// mul
module mul(
    input  wire        clk,
    input  wire        rst,
    input  wire [63:0] lm,
    input  wire [63:0] rm,
    input  wire [1:0]  Data_type,
    output reg  [19:0] mul_out
);
For scale: roughly 160 flip-flops, ~150 I/O pins, ~46000 µm² of cells after synthesis.
clock: 5.44 ns
lec_check: 0
cap_margin: 20
cell_pad_in_sites_detail_placement: 0
cell_pad_in_sites_global_placement: 0
core_aspect_ratio: 1.4
core_margin: 2
core_utilization: 72
cts_cluster_diameter: 337
cts_cluster_size: 37
gpl_routability_driven: 1
place_density: 0.65
slew_margin: 20
tns_end_percent: 50
run.sh (not shown) runs the stock make flow with config.mk's settings and CLKGATE_MAP_FILE=.
The first run stopped in 5_1_grt on GRT-0232.
Edit:
- CELL_PAD_IN_SITES_DETAIL_PLACEMENT: 0 -> not set
- CELL_PAD_IN_SITES_GLOBAL_PLACEMENT: 0 -> not set
- CORE_ASPECT_RATIO: 1.4 -> not set
- CORE_UTILIZATION: 72 -> 70
- CTS_CLUSTER_DIAMETER: 337 -> not set
- GPL_ROUTABILITY_DRIVEN: 1 -> not set
- MAX_ROUTING_LAYER: not set -> met4
- TNS_END_PERCENT: 50 -> 5
- clock period: 5.44 -> 5.7 ns (I/O delays scaled with it)
Result: This time the run finished but failed the layout checks on setup timing; synthesized area is unchanged; die size is higher by 2.8%; synthesized cell count does not change.
Edit:
- CORE_UTILIZATION: 70 -> 65
- CTS_CLUSTER_SIZE: 37 -> not set
- MAX_ROUTING_LAYER: met4 -> not set
- PLACE_DENSITY: 0.65 -> not set
- TNS_END_PERCENT: 5 -> not set
- clock period: 5.7 -> 5.26 ns (I/O delays scaled with it)
The changed run finished with setup timing left.
Setup slack degrades by 0.15 ns.
Global-route usage shrinks by 5.6 points.
Total power grows by 9.6%.
Worst hold slack improves by 0.014 ns.

## v55
mul again, from the RTL that the note above started with.
==> flow/config.mk <==
export PLATFORM = sky130hd
export DESIGN_NAME = mul
export DESIGN_NICKNAME = mul
export VERILOG_FILES = /design/flow/design.v
export SDC_FILE = /design/flow/constraint.sdc
export NUM_CORES = 4
export LEC_CHECK = 0
export ABC_AREA = 1
export CAP_MARGIN = 20
export CORE_MARGIN = 2
export CORE_UTILIZATION = 72
export CTS_CLUSTER_DIAMETER = 227
export CTS_CLUSTER_SIZE = 15
export GPL_ROUTABILITY_DRIVEN = 0
export HOLD_SLACK_MARGIN = 0.29
export PLACE_DENSITY_LB_ADDON = 0.01
export SETUP_SLACK_MARGIN = 0.51
export SLEW_MARGIN = 40
==> flow/constraint.sdc <==
create_clock -name core_clock -period 1.75 [get_ports {clk}]
set_input_delay 0.3500 -clock core_clock [delete_from_list [all_inputs] [get_ports {clk}]]
set_output_delay 0.3500 -clock core_clock [all_outputs]
set_load 0.01 [all_outputs]
v55: DPL-0038 in 3_5_place_dp -> run aborted
--- input diff v55..v11 ---
==> flow/config.mk <==
export PLATFORM = sky130hd
export DESIGN_NAME = mul
export DESIGN_NICKNAME = mul
export VERILOG_FILES = /design/flow/design.v
export SDC_FILE = /design/flow/constraint.sdc
export NUM_CORES = 4
export LEC_CHECK = 0
export CAP_MARGIN = 20
export CORE_MARGIN = 2
export CORE_UTILIZATION = 72
export CTS_CLUSTER_SIZE = 33
export PLACE_DENSITY = 0.65
export SLEW_MARGIN = 20
==> flow/constraint.sdc <==
create_clock -name core_clock -period 5.32 [get_ports {clk}]
set_input_delay 1.0640 -clock core_clock [delete_from_list [all_inputs] [get_ports {clk}]]
set_output_delay 1.0640 -clock core_clock [all_outputs]
set_load 0.01 [all_outputs]
Results
- v11 | ERROR | 5_1_grt
- v11 against v55; cell area after synthesis is up by a little under 10%.
- Cmp v11 vs v55: post-synthesis compound-gate area fraction higher in v11
- v11 ended up with a higher die size than v55 did.
- Diff v55 -> v11: chip area estimate from yosys synthesis went up about 7.5%; synthesized cell count dropped about 1.2%.
For v24, these inputs were changed with respect to v11:
--- a/flow/config.mk
+++ b/flow/config.mk
@@ -8,6 +8,6 @@
 export CAP_MARGIN = 20
 export CORE_MARGIN = 2
-export CORE_UTILIZATION = 72
+export CORE_UTILIZATION = 66
 export CTS_CLUSTER_SIZE = 33
-export PLACE_DENSITY = 0.65
+export SETUP_SLACK_MARGIN = 0.87
 export SLEW_MARGIN = 20
==> flow/constraint.sdc <==
create_clock -name core_clock -period 3.47 [get_ports {clk}]
set_input_delay 0.6940 -clock core_clock [delete_from_list [all_inputs] [get_ports {clk}]]
set_output_delay 0.6940 -clock core_clock [all_outputs]
set_load 0.01 [all_outputs]
[summary]
- v24 did not finish; the tool stopped in 4_1_cts with error DPL-0033.
- Looking at total instance count after detailed placement, v24 sits 380 above v11.
- v24 ended with more HPWL reported at the end of detailed placement than v11.
- Comparing placement-stage worst setup slack for v11 and v24, the bigger number came from v11.
- v11 -> v24: chip height increased by a few percent
- Comparing v11 against v24, there is no change at all in compound-cell area share of the yosys netlist.
- In v24, die outline area is higher than in v11.
[inputs] v46 vs v24
--- a/flow/config.mk
+++ b/flow/config.mk
@@ -8,6 +8,5 @@
 export CAP_MARGIN = 20
 export CORE_MARGIN = 2
-export CORE_UTILIZATION = 66
-export CTS_CLUSTER_SIZE = 33
-export SETUP_SLACK_MARGIN = 0.87
+export CORE_UTILIZATION = 57
+export CTS_CLUSTER_SIZE = 37
 export SLEW_MARGIN = 20
==> flow/constraint.sdc <==
create_clock -name core_clock -period 5.12 [get_ports {clk}]
set_input_delay 1.0240 -clock core_clock [delete_from_list [all_inputs] [get_ports {clk}]]
set_output_delay 1.0240 -clock core_clock [all_outputs]
set_load 0.01 [all_outputs]
Results
From v24 to v46 the numbers moved as follows: die width went up, multiplexer area fraction after synthesis did not really move, Yosys chip area did not really move.
v24 never completed; the flow aborted with a tool error in 4_1_cts.
To summarise v46: no stage aborted, but the layout did not pass its checks, failing on negative setup slack.
Final weighted congestion in routability-driven placement of v46 falls short of that of v24 slightly.
Changes in v19 relative to v46:
--- a/flow/config.mk
+++ b/flow/config.mk
@@ -8,5 +8,4 @@
 export CAP_MARGIN = 20
 export CORE_MARGIN = 2
-export CORE_UTILIZATION = 57
-export CTS_CLUSTER_SIZE = 37
+export CORE_UTILIZATION = 69
 export SLEW_MARGIN = 20
==> flow/constraint.sdc <==
create_clock -name core_clock -period 6.26 [get_ports {clk}]
set_input_delay 1.2520 -clock core_clock [delete_from_list [all_inputs] [get_ports {clk}]]
set_output_delay 1.2520 -clock core_clock [all_outputs]
set_load 0.01 [all_outputs]
--- outcome ---
v46 → v19: sequential share of layout area picked up an extra 1.0 points, non-clock buffer count lost 977, number of buffers inserted by post-CTS setup repair lost 20. Compared with v46, v19 shows number of search-and-repair iterations in the first detailed-routing pass higher by 3. Looking across v46 and v19, the single run that reached the end with no open violations was v19. Ran to the end and failed final checks on negative setup slack: v46. Comparing post-placement setup slack for v46 and v19, the smaller number came from v46. v46 ended up with Data_type[1] as its start point of the critical path; v19 ended up with Data_type[0].

mul again, from the RTL that the note above started with.
Design mul, start of the top module:
module mul(
    input  wire        clk,
    input  wire        rst,
    input  wire [63:0] lm,
    input  wire [63:0] rm,
    input  wire [1:0]  Data_type,
    output reg  [19:0] mul_out
);
clock: 6.5 ns
lec_check: 0
cap_margin: 20
core_aspect_ratio: 1.76
core_margin: 7
core_utilization: 60
cts_cluster_diameter: 293
cts_cluster_size: 99
hold_slack_margin: -0.09
place_density: 0.76
setup_slack_margin: -0.65
slew_margin: 20
tns_end_percent: 20
The baseline completed with no timing, DRC or antenna violations.
Then changed:
CAP_MARGIN = 35   (was 20)
CORE_ASPECT_RATIO = 0.5   (was 1.76)
CORE_MARGIN = 10   (was 7)
CORE_UTILIZATION = 65   (was 60)
CTS_CLUSTER_DIAMETER = 245   (was 293)
CTS_CLUSTER_SIZE = 95   (was 99)
HOLD_SLACK_MARGIN = not set   (was -0.09)
MAX_ROUTING_LAYER = met4   (was not set)
SETUP_SLACK_MARGIN = not set   (was -0.65)
TNS_END_PERCENT = 5   (was 20)
The changed run completed without violations.
Via count goes up by 1.4%.
Count of clock-buffer cells in the layout does not change.
Worst hold slack improved by 0.15 ns.
Fmax goes down by 1.0%.
Final area goes down by 1.1%.
Clock power hardly moves.
Wire length goes down by 1.2%.
Then changed:
CAP_MARGIN = 15   (was 35)
CORE_MARGIN = 2   (was 10)
CORE_UTILIZATION = 60   (was 65)
CTS_CLUSTER_DIAMETER = 293   (was 245)
CTS_CLUSTER_SIZE = 91   (was 95)
HOLD_SLACK_MARGIN = -0.09   (was not set)
MAX_ROUTING_LAYER = not set   (was met4)
PLACE_DENSITY = 0.39   (was 0.76)
TNS_END_PERCENT = 20   (was 5)
After rerunning: Critical path depth stays the same; core utilization came out lower by 5.5 points; cell area rose slightly; register-to-register slack gets better by 0.11 ns; wire length stays flat; worst hold slack got worse by 0.045 ns; setup slack gets better by 0.050 ns.
Then changed:
CAP_MARGIN = 20   (was 15)
CELL_PAD_IN_SITES_DETAIL_PLACEMENT = 2   (was not set)
CORE_ASPECT_RATIO = not set   (was 0.5)
CORE_UTILIZATION = 40   (was 60)
CTS_CLUSTER_DIAMETER = not set   (was 293)
CTS_CLUSTER_SIZE = not set   (was 91)
GPL_ROUTABILITY_DRIVEN = 0   (was not set)
HOLD_SLACK_MARGIN = 0.16   (was -0.09)
MAX_ROUTING_LAYER = met4   (was not set)
PLACE_DENSITY = 0.58   (was 0.39)
TNS_END_PERCENT = 5   (was 20)
Effect:
- The new run failed in 5_1_grt
- synthesized cell count stays the same
- die area is higher by about 50%
- area after synthesis stays the same
Then changed:
ABC_AREA = 0   (was not set)
CELL_PAD_IN_SITES_GLOBAL_PLACEMENT = 1   (was not set)
CORE_ASPECT_RATIO = 1.22   (was not set)
CORE_MARGIN = 7   (was 2)
CORE_UTILIZATION = 26   (was 40)
CTS_CLUSTER_DIAMETER = 389   (was not set)
CTS_CLUSTER_SIZE = 92   (was not set)
PLACE_DENSITY = 0.66   (was 0.58)
SETUP_SLACK_MARGIN = 1.17   (was not set)
Effect: The new run completed and failed the layout checks on capacitance limit, slew limit, setup timing. Die size grows by 61%. Area after synthesis does not change. Synthesized cell count stays the same.
Then changed:
ABC_AREA = not set   (was 0)
CELL_PAD_IN_SITES_DETAIL_PLACEMENT = not set   (was 2)
CELL_PAD_IN_SITES_GLOBAL_PLACEMENT = not set   (was 1)
CORE_ASPECT_RATIO = not set   (was 1.22)
CORE_MARGIN = 2   (was 7)
CORE_UTILIZATION = 56   (was 26)
CTS_CLUSTER_DIAMETER = 245   (was 389)
CTS_CLUSTER_SIZE = 95   (was 92)
GPL_ROUTABILITY_DRIVEN = not set   (was 0)
HOLD_SLACK_MARGIN = not set   (was 0.16)
MAX_ROUTING_LAYER = not set   (was met4)
PLACE_DENSITY = 0.39   (was 0.66)
SETUP_SLACK_MARGIN = not set   (was 1.17)
TNS_END_PERCENT = 15   (was 5)
After rerunning: With this change the flow went through all stages and came out clean. Core utilization climbs by 31 points. Non-clock buffer count drops by 127. Via count drops by 19%. Maximum frequency climbs by 25%. Clock skew drops by 0.011 ns. Sequential share of layout area climbs by 0.58 points. Die area drops by 55%. Area after synthesis does not change. Design area drops by 9.6%. Routed wire length drops by 51%.
No activity file was given, so power comes from the tool's default toggle rates.
